==> trial 18 <==
==> flow/design.v <==
module ctrl(
        input                   clk,
        input                   reset,
        input                   init_en_2,
        input                   init_done,
        input                   for_load_done,
        input                   for_done,
        input                   for_op_done,
        input                   back_load_done,
        input                   back_done,
        output reg              init_en,
        output reg              for_en,
        output reg              for_load_en,
        output reg              back_en,
        output reg              back_load_en,
        output reg              sti_rd,
        output reg              res_wr,
        output reg              res_rd
        );
        parameter IDLE = 3'b000,  INIT = 3'b001, LOAD = 3'b010, FOR = 3'b011, BACK = 3'b100;
        reg [2:0] cstate, nstate;
        always@(posedge clk)begin
                if(!reset)
                        cstate <= 3'b0;
                else
                        cstate <= nstate;
        end
        always@*begin
                case(cstate)
                        IDLE:begin
                                if(!reset) nstate = IDLE;
                                else nstate = INIT;
                        end
                        INIT:begin
                                if(init_done)
                                        nstate = LOAD;
                                else
                                        nstate = INIT;
                        end
                        LOAD:begin
                                if(for_load_done)
                                        nstate = FOR;
                                else if(back_load_done)
                                        nstate = BACK;
                                else
                                        nstate = LOAD;
                        end
                        FOR:begin
                                if(for_done)
                                        nstate = LOAD;
                                else
                                        nstate = FOR;
                        end
                        BACK:begin
                                if(back_done)
                                        nstate = LOAD;
                                else
                                        nstate = BACK;
                        end
                        default: nstate = IDLE;
                endcase
        end
        always@*begin
                case(cstate)
                        IDLE:begin
                                init_en = 1'b0;
                                for_load_en = 1'b0;
                                for_en = 1'b0;
                                back_load_en = 1'b0;
                                back_en = 1'b0;
                                sti_rd = 1'b0;
                                res_wr = 1'b0;
                                res_rd = 1'b0;
                        end
                        INIT:begin
                                init_en = 1'b1;
                                for_load_en = 1'b0;
                                for_en = 1'b0;
                                back_load_en = 1'b0;
                                back_en = 1'b0;
                                sti_rd = 1'b1;   
                                res_wr = init_en_2;
                                res_rd = 1'b0;
                        end
                        LOAD:begin
                                init_en = 1'b0;
                                for_load_en = (!for_op_done);
                                for_en = 1'b0;
                                back_load_en = for_op_done;
                                back_en = 1'b0;
                                sti_rd = 1'b0;
                                res_wr = 1'b0;
                                res_rd = 1'b1;
                        end
                        FOR:begin
                                init_en = 1'b0;
                                for_load_en = 1'b1;
                                for_en = 1'b1;
                                back_load_en = 1'b0;
                                back_en = 1'b0;
                                sti_rd = 1'b0;
                                res_wr = 1'b1;
                                res_rd = 1'b0;
                        end
                        BACK:begin
                                init_en = 1'b0;
                                for_load_en = 1'b0;
                                for_en = 1'b0;
                                back_load_en = 1'b1;
                                back_en = 1'b1;
                                sti_rd = 1'b0;
                                res_wr = 1'b1;
                                res_rd = 1'b0;
                        end
                        default:begin
                                init_en = 1'b0;
                                for_load_en = 1'b0;
                                for_en = 1'b0;
                                back_load_en = 1'b0;
                                back_en = 1'b0;
                                sti_rd = 1'b0;
                                res_wr = 1'b0;
                                res_rd = 1'b0;
                        end
                endcase
        end
endmodule
module init(
        input                   clk,
        input                   reset,
        input                   init_en,
        input                   for_en,
        output  reg             init_en_2,
        output                  init_done,
        output  reg     [9:0]   sti_addr ,
        input           [15:0]  sti_di,
        output  reg     [13:0]  res_addr_init ,
        output  reg     [7:0]   res_do_init
        );
        reg [9:0]       cnt_sti;   
        reg [3:0]       cnt_ini;   
        reg [13:0]      cnt_res;   
        reg [7:0]       sti_tmp15;
        wire [9:0]      sti_addr_tmp;
        assign  init_done = (cnt_res == 14'h3FFF);
        always@(posedge clk)begin
                if(!reset)
                        cnt_ini <= 4'd15;
                else if(init_en)
                        cnt_ini <= cnt_ini - 1;   
        end
        always@(posedge clk)begin
                if(!reset)
                        cnt_sti <= 10'b0;
                else if(init_en && (cnt_ini == 4'd0))
                        cnt_sti <= cnt_sti + 1;
        end
        always@*begin
                if(init_en)
                        sti_addr = cnt_sti;
                else
                        sti_addr = 10'd0;
        end
        always@(posedge clk)begin
                if(init_en)
                        sti_tmp15 <= {6'b0, sti_di[0]};
        end
        always@(posedge clk)begin
                init_en_2 <= init_en;
        end
        always@(posedge clk)begin
                if(!reset)
                        cnt_res <= 14'b0;
                else if(init_en_2)
                        cnt_res <= cnt_res + 1;
        end
        always@*begin
                res_addr_init = cnt_res;
        end
        assign sti_addr_tmp = cnt_ini+1;
        always@*begin
                if(init_en_2)begin
                        if(cnt_ini == 4'hF)
                                res_do_init = 8'h00 | sti_tmp15;   
                        else
                                res_do_init = 8'h00 | {7'b0, sti_di[sti_addr_tmp]};   
                end
                else
                        res_do_init = 8'h00;
        end
endmodule
module forward(
        input                   clk,
        input                   reset,
        input                   for_load_en,
        input                   for_en,
        output                  for_load_done,
        output                  for_done,
        output  reg             for_op_done,
        output  reg     [13:0]  res_addr_for,
        output  reg     [7:0]   res_do_for,
        input           [7:0]   res_di
        );
        reg [13:0]      cur;    
        reg [2:0]       cnt_for;   
        reg [7:0]       pixel_tmp[4:0];
        reg [7:0]      min_tmp0, min_tmp1, for_out;
        assign pass = (cur[6:0] == 7'b0) || (cur[6:0] == 7'h7F) || (cur>= 14'h3F80) || (for_load_en && (cnt_for == 3'd0) && (res_di == 8'd0));
        assign for_load_done = (cnt_for == 4'd4);
        assign for_done = (cnt_for == 3'd5);
        always@(posedge clk)begin
                if(!reset)
                        cur <= 14'd128;   
                else if(pass ||(for_load_en && for_done))
                        cur <= cur + 1;
        end
        always@(posedge clk)begin
                if(!reset)
                        cnt_for <= 3'd0;
                else if(pass || (cnt_for == 3'd6))   
                        cnt_for <= 3'd0;
                else if((!pass) && for_load_en && (!for_op_done))
                        cnt_for <= cnt_for + 1;
        end
        always@(posedge clk)begin
                if(!reset)
                        for_op_done <= 1'b0;
                else if(for_load_en && (cur == 14'h3FFF))
                        for_op_done <= 1'b1;   
        end
        always@*begin
                case(cnt_for)
                        3'd0: res_addr_for = cur;
                        3'd1: res_addr_for = cur - 14'd129;
                        3'd2: res_addr_for = cur - 14'd128;
                        3'd3: res_addr_for = cur - 14'd127;
                        3'd4: res_addr_for = cur - 14'd1;
                        3'd5: res_addr_for = cur;   
                        default: res_addr_for = 14'd0;
                endcase
        end
        always@(posedge clk)begin
                if(!reset)begin
                        pixel_tmp[0] <= 8'hFF;
                        pixel_tmp[1] <= 8'hFF;
                        pixel_tmp[2] <= 8'hFF;
                        pixel_tmp[3] <= 8'hFF;
                        pixel_tmp[4] <= 8'hFF;
                end
                else if(  for_load_en && (!for_op_done))begin
                        pixel_tmp[cnt_for] <= res_di;
                end
        end
        always@*begin
                if(cnt_for == 3'd5)begin
                        min_tmp0 = (pixel_tmp[1] <= pixel_tmp[2])? pixel_tmp[1] : pixel_tmp[2];
                        min_tmp1 = (pixel_tmp[3] <= pixel_tmp[4])? pixel_tmp[3] : pixel_tmp[4];
                        for_out = (min_tmp0 <= min_tmp1)? min_tmp0+1 : min_tmp1+1;
                end
                else begin
                        min_tmp0 = 7'd0;
                        min_tmp1 = 7'd0;
                        for_out = 7'd0;
                end
        end
        always@*begin
                if(cnt_for >= 3'd5)
                        res_do_for = for_out;
                else
                        res_do_for = 7'd0;
        end
endmodule
module backward(
        input                   clk,
        input                   reset,
        input                   back_load_en,
        input                   back_en,
        output                  back_load_done,
        output                  back_done,
        output                  done,
        output  reg     [13:0]  res_addr_back,
        output  reg     [7:0]   res_do_back,
        input           [7:0]   res_di
        );
        reg [13:0]      cur;    
        reg [2:0]       cnt_back;   
        reg [7:0]       pixel_tmp[4:0];
        reg             back_op_done;
        reg [7:0]      min_tmp0, min_tmp1, min_tmp2, back_out;
        assign pass = (cur[6:0] == 7'b0) || (cur[6:0] == 7'h7F);
        assign back_load_done = (cnt_back == 4'd4);
        assign back_done = (cnt_back == 3'd5);
        assign done = back_op_done;
        always@(posedge clk)begin
                if(!reset)
                        cur <= 14'h3F7E;   
                else if(pass || (back_load_en && back_done))
                        cur <= cur - 1;
        end
        always@(posedge clk)begin
                if(!reset)
                        cnt_back <= 3'd0;
                else if(pass || (cnt_back == 3'd6))
                        cnt_back <= 3'd0;
                else if((!pass) && back_load_en && (!back_op_done))
                        cnt_back <= cnt_back + 1;
        end
        always@(posedge clk)begin
                if(!reset)
                        back_op_done <= 1'b0;
                else if(cur == 14'h0001)
                        back_op_done <= 1'b1;
        end
        always@*begin
                case(cnt_back)
                        3'd0: res_addr_back = cur;
                        3'd1: res_addr_back = cur + 1;
                        3'd2: res_addr_back = cur + 127;
                        3'd3: res_addr_back = cur + 128;
                        3'd4: res_addr_back = cur + 129;
                        3'd5: res_addr_back = cur;   
                        default: res_addr_back = 14'd0;
                endcase
        end
        always@(posedge clk)begin
                if(!reset)begin
                        pixel_tmp[0] <= 8'hFF;
                        pixel_tmp[1] <= 8'hFF;
                        pixel_tmp[2] <= 8'hFF;
                        pixel_tmp[3] <= 8'hFF;
                        pixel_tmp[4] <= 8'hFF;
                end
                else if(back_load_en && (!back_op_done))
                        pixel_tmp[cnt_back] <= res_di;
        end
        always@*begin
                if(cnt_back == 3'd5)begin
                        min_tmp0 = (pixel_tmp[0] <= (pixel_tmp[1]+1))? pixel_tmp[0] : (pixel_tmp[1] + 1);
                        min_tmp1 = ((pixel_tmp[2]+1) <= (pixel_tmp[3]+1))? (pixel_tmp[2]+1) : (pixel_tmp[3]+1);
                        min_tmp2 = ((pixel_tmp[4]+1) <= min_tmp1)? (pixel_tmp[4]+1) : min_tmp1;
                        back_out = (min_tmp0 <= min_tmp2)? min_tmp0 : min_tmp2;
                end
                else begin
                        min_tmp0 = 7'd0;
                        min_tmp1 = 7'd0;
                        min_tmp2 = 7'd0;
                        back_out = 7'd0;
                end
        end
        always@*begin
                if(cnt_back >= 3'd5)
                        res_do_back = back_out;
                else
                        res_do_back = 7'd0;
        end
endmodule
module DT(
        input                   clk,
        input                   reset,
        output                  done,
        output                  sti_rd,
        output  [9:0]           sti_addr,
        input   [15:0]          sti_di,
        output                  res_wr,
        output                  res_rd,
        output  reg [13:0]      res_addr,
        output  reg [7:0]       res_do,
        input   [7:0]           res_di
        );
        wire [7:0] res_do_init, res_do_for, res_do_back;
        wire [13:0] res_addr_init, res_addr_for, res_addr_back;
        wire init_en, init_en_2, load_en, for_load_en, for_en, back_load_en, back_en;
        wire init_done, for_load_done, back_load_done, for_done, for_op_done, back_done;
        always@*begin
                case({init_en_2, for_en, back_en})
                        3'b100: res_do = res_do_init;
                        3'b010: res_do = res_do_for;
                        3'b001: res_do = res_do_back;
                        default:res_do = 8'd0;
                endcase
        end
        always@*begin
                case({init_en_2, for_load_en, back_load_en})
                        3'b100: res_addr = res_addr_init;
                        3'b010: res_addr = res_addr_for;
                        3'b001: res_addr = res_addr_back;
                        default:res_addr = 14'b0;
                endcase
        end
        init u_init(.clk(clk),
                    .reset(reset),
                    .init_en(init_en),
                    .for_en(for_en),
                    .init_done(init_done),
                    .init_en_2(init_en_2),
                    .sti_addr(sti_addr),
                    .sti_di(sti_di),
                    .res_addr_init(res_addr_init),
                    .res_do_init(res_do_init)
                    );
        forward u_for(.clk(clk),
                      .reset(reset),
                      .for_load_en(for_load_en),
                      .for_en(for_en),
                      .for_load_done(for_load_done),
                      .for_done(for_done),
                      .for_op_done(for_op_done),
                      .res_addr_for(res_addr_for),
                      .res_do_for(res_do_for),
                      .res_di(res_di)
                      );
        backward u_back(.clk(clk),
                        .reset(reset),
                        .back_load_en(back_load_en),
                        .back_en(back_en),
                        .back_load_done(back_load_done),
                        .back_done(back_done),
                        .done(done),
                        .res_addr_back(res_addr_back),
                        .res_do_back(res_do_back),
                        .res_di(res_di)
                        );
        ctrl u_ctrl(.clk(clk),
                    .reset(reset),
                    .init_en_2(init_en_2),
                    .init_done(init_done),
                    .for_load_done(for_load_done),
                    .for_done(for_done),
                    .for_op_done(for_op_done),
                    .back_load_done(back_load_done),
                    .back_done(back_done),
                    .init_en(init_en),
                    .for_en(for_en),
                    .for_load_en(for_load_en),
                    .back_en(back_en),
                    .back_load_en(back_load_en),
                    .sti_rd(sti_rd),
                    .res_wr(res_wr),
                    .res_rd(res_rd)
                    );
endmodule
==> flow/run.sh <==
#!/bin/bash
# the make line also repeats each setting of config.mk as NAME=value (left out here)
make -C /OpenROAD-flow-scripts/flow DESIGN_CONFIG=/design/flow/config.mk WORK_HOME=/design/flow/orfs CLKGATE_MAP_FILE= finish
==> flow/config.mk <==
export PLATFORM = sky130hd
export DESIGN_NAME = DT
export DESIGN_NICKNAME = DT
export VERILOG_FILES = /design/flow/design.v
export SDC_FILE = /design/flow/constraint.sdc
export NUM_CORES = 4
export LEC_CHECK = 0
export CAP_MARGIN = 20
export CELL_PAD_IN_SITES_GLOBAL_PLACEMENT = 1
export CORE_ASPECT_RATIO = 1.15
export CORE_MARGIN = 3
export CORE_UTILIZATION = 23
export CTS_CLUSTER_SIZE = 65
export GPL_ROUTABILITY_DRIVEN = 0
export PLACE_DENSITY_LB_ADDON = 0.13
export SETUP_SLACK_MARGIN = -0.78
export SLEW_MARGIN = 20
==> flow/constraint.sdc <==
create_clock -name core_clock -period 9.0 [get_ports {clk}]
set_input_delay 1.8000 -clock core_clock [delete_from_list [all_inputs] [get_ports {clk}]]
set_output_delay 1.8000 -clock core_clock [all_outputs]
set_load 0.01 [all_outputs]
==> build 80: changes against trial 18 <==
==> flow/config.mk (replaced) <==
export PLATFORM = sky130hd
export DESIGN_NAME = DT
export DESIGN_NICKNAME = DT
export VERILOG_FILES = /design/flow/design.v
export SDC_FILE = /design/flow/constraint.sdc
export NUM_CORES = 4
export LEC_CHECK = 0
export ABC_AREA = 1
export CAP_MARGIN = 20
export CORE_MARGIN = 2
export CORE_UTILIZATION = 67
export CTS_CLUSTER_SIZE = 24
export SLEW_MARGIN = 20
==> flow/constraint.sdc (replaced) <==
create_clock -name core_clock -period 7.13 [get_ports {clk}]
set_input_delay 1.4260 -clock core_clock [delete_from_list [all_inputs] [get_ports {clk}]]
set_output_delay 1.4260 -clock core_clock [all_outputs]
set_load 0.01 [all_outputs]
==> results.ini <==
[power]
ir_worst_vdd_uv=121
power_clock_mw=0.717

[final_timing]
fmax_mhz=115
hold_ws_ns=0.447
finClkSkew_ns=0.00940

[global_routing]
grt_pass1_vias=8696

[floorplanning]
die-area_um2=49400

[drt]
wl_met2_mm=14.6
viasPerCell=4.61
routed_wl_mm=31.0

[worst_setup_path]
path_buffers=3
r2r_start=u_ctrl.cstate[3]$_DFF_P_

[synth]
xor_share_pct=7.23
ys_sh_mux_pct=4.59

[status]
status=finished clean

the above is filed under trial 18

==> results.ini <==
[power]
ir_worst_vdd_uv=150
p_sw_mw=0.541
power_clock_mw=0.994

[final_timing]
hold_ws_ns=0.435
fmax_mhz=145
finClkSkew_ns=0.00893

[clocking]
hold_buffers=0

[floorplanning]
die-area_um2=18100

[synth]
async_reset_ff_share_pct=0
top_cell=nand2_1
ys_sh_mux_pct=0
xor_share_pct=2.46

[status]
status=finished clean

[worst_setup_path]
r2r_start=u_ctrl.cstate[2]$_DFF_P_
path_buffers=5

[drt]
routed_wl_mm=29.2
wl_met2_mm=14.0

the above is filed under build 80

